## exponent_multiplier
module exponent_multiplier (
    i_clk, i_rst_n,
    i_load, i_start, i_select,
    i_A, i_B,
    o_done, led_select, o_P,
	seg_i_A_ten, seg_i_A_unit, 
	seg_i_B_ten, seg_i_B_unit, 
	seg_o_P_thousand, seg_o_P_hundred, seg_o_P_ten, seg_o_P_unit
);
clock: 82.1 ns
lec_check: 0
cap_margin: 10
core_aspect_ratio: 1.76
core_margin: 8
core_utilization: 54
cts_cluster_diameter: 191
cts_cluster_size: 95
hold_slack_margin: 0.06
min_routing_layer: met1
setup_slack_margin: 0.44
slew_margin: 20
tns_end_percent: 25
run.sh (not shown) runs the stock make flow with config.mk's settings and CLKGATE_MAP_FILE=.
Then changed:
==> flow/config.mk (replaced) <==
export PLATFORM = sky130hd
export DESIGN_NAME = exponent_multiplier
export DESIGN_NICKNAME = exponent_multiplier
export VERILOG_FILES = /design/flow/design.v
export SDC_FILE = /design/flow/constraint.sdc
export NUM_CORES = 4
export LEC_CHECK = 0
export CAP_MARGIN = 10
export CORE_ASPECT_RATIO = 1.45
export CORE_MARGIN = 2
export CORE_UTILIZATION = 68
export CTS_CLUSTER_DIAMETER = 230
export CTS_CLUSTER_SIZE = 34
export MIN_ROUTING_LAYER = met1
export SETUP_SLACK_MARGIN = 5.0
export SLEW_MARGIN = 20
export TNS_END_PERCENT = 25
==> flow/constraint.sdc (replaced) <==
create_clock -name core_clock -period 47.8 [get_ports {i_clk}]
set_input_delay 9.5600 -clock core_clock [delete_from_list [all_inputs] [get_ports {i_clk}]]
set_output_delay 9.5600 -clock core_clock [all_outputs]
set_load 0.01 [all_outputs]
=> The new run never finished: it broke off in 5_1_grt; synthesized cell count does not change; die size drops by about 27%; area after synthesis stays the same.

---

== maple ==
The RTL this note starts from:
==> flow/design.v <==
module exponent_multiplier (
    i_clk, i_rst_n,
    i_load, i_start, i_select,
    i_A, i_B,
    o_done, led_select, o_P,
	seg_i_A_ten, seg_i_A_unit, 
	seg_i_B_ten, seg_i_B_unit, 
	seg_o_P_thousand, seg_o_P_hundred, seg_o_P_ten, seg_o_P_unit
);
    input wire i_clk, i_rst_n;
    input wire i_load, i_start, i_select;
    input [3:0] i_A, i_B;
    output reg o_done, led_select;
    output reg [29:0] o_P;
	output reg [6:0] seg_i_A_ten, seg_i_A_unit;
	output reg [6:0] seg_i_B_ten, seg_i_B_unit;
	output reg [6:0] seg_o_P_thousand, seg_o_P_hundred, seg_o_P_ten, seg_o_P_unit;
    parameter IDLE = 3'b000, LOAD = 3'b001, CALC = 3'b010, FINISH = 3'b011;
    reg [2:0] current_state;
    reg [3:0] reg_A, reg_B;
	reg [3:0] led_reg_A, led_reg_B;
    reg [19:0] reg_A_shift;
    reg [29:0] reg_P_exp;
    reg [7:0] reg_P_mul;
    reg [3:0] counter_exp;
    reg [2:0] index_bit_B;
    reg exp_done, mul_done;
    always @(posedge i_clk or negedge i_rst_n) begin
        if (!i_rst_n) begin
            reg_A <= 4'b0;
            reg_B <= 4'b0;
            reg_P_exp <= 30'b1;
            reg_P_mul <= 8'b0;
            reg_A_shift <= 20'b0;
			led_reg_A <= 4'b0;	
			led_reg_B <= 4'b0;	
            o_done <= 0;
			led_select <= 0;
            o_P <= 30'b0;
            counter_exp <= 4'b0;
            index_bit_B <= 3'b0;
            exp_done <= 0;
            mul_done <= 0;
            current_state <= IDLE;
        end
        else begin
            case (current_state)
                IDLE: begin
                    reg_A <= 4'b0;
                    reg_B <= 4'b0;
                    reg_P_exp <= 30'b1;
                    reg_P_mul <= 8'b0;
                    reg_A_shift <= 20'b0;
                    o_done <= 0;
					led_select <= 0;
                    o_P <= 30'b0;
                    counter_exp <= 4'b0;
                    index_bit_B <= 3'b0;
                    exp_done <= 0;
                    mul_done <= 0;
                    if (!i_load) begin 
                        reg_A <= i_A;
						led_reg_A <= i_A;
                        reg_B <= i_B;
						led_reg_B <= i_B;
                        reg_A_shift <= {16'b0, i_A};
                        current_state <= LOAD;
                    end                    
                end    
                LOAD: begin                    
                    current_state <= (!i_start) ? CALC : LOAD;
                end
                CALC: begin
                    if (i_start) begin
                        if (!exp_done) begin
                            if (counter_exp < reg_B) begin
                                reg_P_exp <= reg_P_exp * reg_A;
                                counter_exp <= counter_exp + 1;
                            end
                            else begin
                                exp_done <= 1;
                            end
                        end
                        if (!mul_done) begin
                            if (index_bit_B < 4) begin
                                if (reg_B[index_bit_B]) begin
                                    reg_P_mul <= reg_P_mul + reg_A_shift[7:0];
                                end
                                reg_A_shift <= reg_A_shift << 1;
                                index_bit_B <= index_bit_B + 1;
                            end
                            else begin
                                mul_done <= 1;
                            end
                        end
                        if (exp_done && mul_done) begin
                            current_state <= FINISH;
                        end
                    end
                end
                FINISH: begin
                    o_done <= 1;
                    led_select <= !i_select;
                    if (!i_select) begin
                        o_P <= reg_P_exp;
                    end
                    else if (i_select) begin
                        o_P <= {22'b0, reg_P_mul};
                    end
                    if (!i_start) begin
                        current_state <= IDLE;
                    end
                end
            endcase
        end
    end
	always @(*) begin                 
		case (led_reg_A % 10)
			4'd0: seg_i_A_unit = 7'b1000000;
			4'd1: seg_i_A_unit = 7'b1111001;
			4'd2: seg_i_A_unit = 7'b0100100;
			4'd3: seg_i_A_unit = 7'b0110000;
			4'd4: seg_i_A_unit = 7'b0011001;
			4'd5: seg_i_A_unit = 7'b0010010;
			4'd6: seg_i_A_unit = 7'b0000010;
			4'd7: seg_i_A_unit = 7'b1111000;
			4'd8: seg_i_A_unit = 7'b0000000;
			4'd9: seg_i_A_unit = 7'b0010000;
			default: seg_i_A_unit = 7'b1000000;
		endcase
		case (led_reg_A / 10)
			4'd0: seg_i_A_ten = 7'b1000000;
			4'd1: seg_i_A_ten = 7'b1111001;
			4'd2: seg_i_A_ten = 7'b0100100;
			4'd3: seg_i_A_ten = 7'b0110000;
			4'd4: seg_i_A_ten = 7'b0011001;
			4'd5: seg_i_A_ten = 7'b0010010;
			4'd6: seg_i_A_ten = 7'b0000010;
			4'd7: seg_i_A_ten = 7'b1111000;
			4'd8: seg_i_A_ten = 7'b0000000;
			4'd9: seg_i_A_ten = 7'b0010000;
			default: seg_i_A_ten = 7'b1000000;
		endcase
		case (led_reg_B % 10)
			4'd0: seg_i_B_unit = 7'b1000000;
			4'd1: seg_i_B_unit = 7'b1111001;
			4'd2: seg_i_B_unit = 7'b0100100;
			4'd3: seg_i_B_unit = 7'b0110000;
			4'd4: seg_i_B_unit = 7'b0011001;
			4'd5: seg_i_B_unit = 7'b0010010;
			4'd6: seg_i_B_unit = 7'b0000010;
			4'd7: seg_i_B_unit = 7'b1111000;
			4'd8: seg_i_B_unit = 7'b0000000;
			4'd9: seg_i_B_unit = 7'b0010000;
			default: seg_i_B_unit = 7'b1000000;
		endcase
		case (led_reg_B / 10)
			4'd0: seg_i_B_ten = 7'b1000000;
			4'd1: seg_i_B_ten = 7'b1111001;
			4'd2: seg_i_B_ten = 7'b0100100;
			4'd3: seg_i_B_ten = 7'b0110000;
			4'd4: seg_i_B_ten = 7'b0011001;
			4'd5: seg_i_B_ten = 7'b0010010;
			4'd6: seg_i_B_ten = 7'b0000010;
			4'd7: seg_i_B_ten = 7'b1111000;
			4'd8: seg_i_B_ten = 7'b0000000;
			4'd9: seg_i_B_ten = 7'b0010000;
			default: seg_i_B_ten = 7'b1000000;
		endcase
		case (o_P % 10)
			4'd0: seg_o_P_unit = 7'b1000000;
			4'd1: seg_o_P_unit = 7'b1111001;
			4'd2: seg_o_P_unit = 7'b0100100;
			4'd3: seg_o_P_unit = 7'b0110000;
			4'd4: seg_o_P_unit = 7'b0011001;
			4'd5: seg_o_P_unit = 7'b0010010;
			4'd6: seg_o_P_unit = 7'b0000010;
			4'd7: seg_o_P_unit = 7'b1111000;
			4'd8: seg_o_P_unit = 7'b0000000;
			4'd9: seg_o_P_unit = 7'b0010000;
			default: seg_o_P_unit = 7'b1000000;
		endcase
		case ((o_P / 10) % 10)
			4'd0: seg_o_P_ten = 7'b1000000;
			4'd1: seg_o_P_ten = 7'b1111001;
			4'd2: seg_o_P_ten = 7'b0100100;
			4'd3: seg_o_P_ten = 7'b0110000;
			4'd4: seg_o_P_ten = 7'b0011001;
			4'd5: seg_o_P_ten = 7'b0010010;
			4'd6: seg_o_P_ten = 7'b0000010;
			4'd7: seg_o_P_ten = 7'b1111000;
			4'd8: seg_o_P_ten = 7'b0000000;
			4'd9: seg_o_P_ten = 7'b0010000;
			default: seg_o_P_ten = 7'b1000000;
		endcase
		case ((o_P / 100) % 10)
			4'd0: seg_o_P_hundred = 7'b1000000;
			4'd1: seg_o_P_hundred = 7'b1111001;
			4'd2: seg_o_P_hundred = 7'b0100100;
			4'd3: seg_o_P_hundred = 7'b0110000;
			4'd4: seg_o_P_hundred = 7'b0011001;
			4'd5: seg_o_P_hundred = 7'b0010010;
			4'd6: seg_o_P_hundred = 7'b0000010;
			4'd7: seg_o_P_hundred = 7'b1111000;
			4'd8: seg_o_P_hundred = 7'b0000000;
			4'd9: seg_o_P_hundred = 7'b0010000;
			default: seg_o_P_hundred = 7'b1000000;
		endcase
		case ((o_P / 1000) % 10)
			4'd0: seg_o_P_thousand = 7'b1000000;
			4'd1: seg_o_P_thousand = 7'b1111001;
			4'd2: seg_o_P_thousand = 7'b0100100;
			4'd3: seg_o_P_thousand = 7'b0110000;
			4'd4: seg_o_P_thousand = 7'b0011001;
			4'd5: seg_o_P_thousand = 7'b0010010;
			4'd6: seg_o_P_thousand = 7'b0000010;
			4'd7: seg_o_P_thousand = 7'b1111000;
			4'd8: seg_o_P_thousand = 7'b0000000;
			4'd9: seg_o_P_thousand = 7'b0010000;
			default: seg_o_P_thousand = 7'b1000000;		
		endcase
    end
endmodule
Settings: LEC_CHECK=0, ABC_AREA=1, CAP_MARGIN=10, CORE_ASPECT_RATIO=1.45, CORE_MARGIN=2, CORE_UTILIZATION=70, CTS_CLUSTER_DIAMETER=200, CTS_CLUSTER_SIZE=80, MAX_ROUTING_LAYER=met4, MIN_ROUTING_LAYER=met1, SETUP_SLACK_MARGIN=1.01, SLEW_MARGIN=20, TNS_END_PERCENT=25; clock period 47.8 ns.
maple is listed as incomplete: the tool reported an error in global routing and the run ended there.
The inputs of cedar differ from those of maple as listed below.
diff --git a/flow/config.mk b/flow/config.mk
--- a/flow/config.mk
+++ b/flow/config.mk
@@ -10,10 +10,7 @@
 export CORE_ASPECT_RATIO = 1.45
 export CORE_MARGIN = 2
-export CORE_UTILIZATION = 70
-export CTS_CLUSTER_DIAMETER = 200
-export CTS_CLUSTER_SIZE = 80
-export MAX_ROUTING_LAYER = met4
+export CORE_UTILIZATION = 58
 export MIN_ROUTING_LAYER = met1
-export SETUP_SLACK_MARGIN = 1.01
+export SETUP_SLACK_MARGIN = 5.0
 export SLEW_MARGIN = 20
 export TNS_END_PERCENT = 25
### Flow results
Although cedar finished all stages, its layout failed final checks on negative setup slack.
Diff maple -> cedar: yosys-reported design area after synthesis ~0 delta, post-synthesis register bit count did not really move, xor/xnor share of the synthesized area now sits at about the same level, weighted congestion reported at the end of routability-driven placement lower.
The die width number comes out higher for cedar vs maple.
The final reports for cedar and maple show worst-case setup slack after placement lower in the former.
Diff maple..cedar | number of buffers inserted during clock tree synthesis | unchanged
Cmp cedar vs maple: total die size higher in cedar
Cell area after placement (lower): maple
#### Input delta (quartz over cedar)
diff --git a/flow/config.mk b/flow/config.mk
--- a/flow/config.mk
+++ b/flow/config.mk
@@ -6,5 +6,4 @@
 export NUM_CORES = 4
 export LEC_CHECK = 0
-export ABC_AREA = 1
 export CAP_MARGIN = 10
 export CORE_ASPECT_RATIO = 1.45
==> comparison <==
quartz completed every stage of the flow, and the final layout passed the timing, DRC and antenna checks.
Sort cedar and quartz by logic area, descending, and quartz comes first.
Looking at pin slew with the least headroom to its limit across cedar and quartz, the one that comes out lower is cedar.
Routed wire in quartz totals more than in cedar.
In the metrics for cedar and quartz, the one carrying the lower compound-cell area share of the yosys netlist is cedar.
| critical path depth | higher: cedar |
Between cedar and quartz, detailed-route via count decreased.
Comparing sequential share of layout area for cedar and quartz, the smaller number came from cedar.
## Diff of input files: raven against quartz
diff --git a/flow/config.mk b/flow/config.mk
--- a/flow/config.mk
+++ b/flow/config.mk
@@ -9,5 +9,7 @@
 export CORE_ASPECT_RATIO = 1.45
 export CORE_MARGIN = 2
-export CORE_UTILIZATION = 58
+export CORE_UTILIZATION = 72
+export CTS_CLUSTER_DIAMETER = 230
+export CTS_CLUSTER_SIZE = 50
 export MIN_ROUTING_LAYER = met1
 export SETUP_SLACK_MARGIN = 5.0
==> results <==
raven never completed, since it errored out during global routing. The higher worst slack after detailed placement came out of quartz. Diff raven..quartz | chip area estimate from yosys synthesis | unchanged. When raven is set beside quartz, its placer congestion estimate turns out to be 0.056 larger. Number of setup buffers added after CTS, raven vs quartz: down by a little under 10%. Diff quartz -> raven: post-detailed-placement cell area -about 2%, synthesized area saw little to no change.
Inputs modified between raven and willow:
==> flow/config.mk <==
export PLATFORM = sky130hd
export DESIGN_NAME = exponent_multiplier
export DESIGN_NICKNAME = exponent_multiplier
export VERILOG_FILES = /design/flow/design.v
export SDC_FILE = /design/flow/constraint.sdc
export NUM_CORES = 4
export LEC_CHECK = 0
export ABC_AREA = 1
export CAP_MARGIN = 10
export CORE_ASPECT_RATIO = 1.45
export CORE_MARGIN = 2
export CORE_UTILIZATION = 70
export CTS_CLUSTER_DIAMETER = 207
export CTS_CLUSTER_SIZE = 22
export MAX_ROUTING_LAYER = met4
export MIN_ROUTING_LAYER = met1
export SETUP_SLACK_MARGIN = 1.01
export SLEW_MARGIN = 20
export TNS_END_PERCENT = 25
[summary]
For willow, the flow was terminated by a tool error in global routing and produced no final design.
Between raven and willow, the flow reports number of cells in the design after placement increasing by more than a quarter.
Against raven, average cell area after synthesis in willow fell by more than 10%.
willow: synthesized netlist cell count higher than raven
Against raven, willow comes in about 0.9% higher on summed instance area of the synthesized netlist.
willow has number of unique standard cell types used by synthesis below what raven had.
Re simple logic cell fraction of the synthesized area: willow is 27 points up on raven.
| HPWL after detailed placement | willow vs raven | worse |
[diff] die area, willow relative to raven: regression
> inputs changed (willow -> pepper)
diff --git a/flow/config.mk b/flow/config.mk
--- a/flow/config.mk
+++ b/flow/config.mk
@@ -8,12 +8,12 @@
 export ABC_AREA = 1
 export CAP_MARGIN = 10
-export CORE_ASPECT_RATIO = 1.45
+export CORE_ASPECT_RATIO = 0.91
 export CORE_MARGIN = 2
-export CORE_UTILIZATION = 70
-export CTS_CLUSTER_DIAMETER = 207
-export CTS_CLUSTER_SIZE = 22
+export CORE_UTILIZATION = 66
+export CTS_CLUSTER_DIAMETER = 227
+export CTS_CLUSTER_SIZE = 90
 export MAX_ROUTING_LAYER = met4
 export MIN_ROUTING_LAYER = met1
-export SETUP_SLACK_MARGIN = 1.01
+export SETUP_SLACK_MARGIN = 5.0
 export SLEW_MARGIN = 20
 export TNS_END_PERCENT = 25
[summary]
- No crash in pepper: every stage finished, but the layout fails its final checks due to negative setup slack.
- On pepper: die extent in y is about 18% lower than what willow gave.
- Per the comparison of pepper with willow, synthesized area ~0 delta, x dimension of the die +about 30%.
- Reported for willow and pepper, sequential cell area fraction in the yosys report turned out identical to the last digit.
- pepper vs. willow: post-place instance area went down 4200 sq um; number of placed instances, taps included now smaller; share of the synthesized netlist area taken by xor and xnor gates about even; post-cts resize count went down by 75; area of the core shows an increase of 5.7%.
- On final weighted congestion in routability-driven placement: between willow and pepper, it ends up lower for pepper.
- Die size: pepper exceeds willow
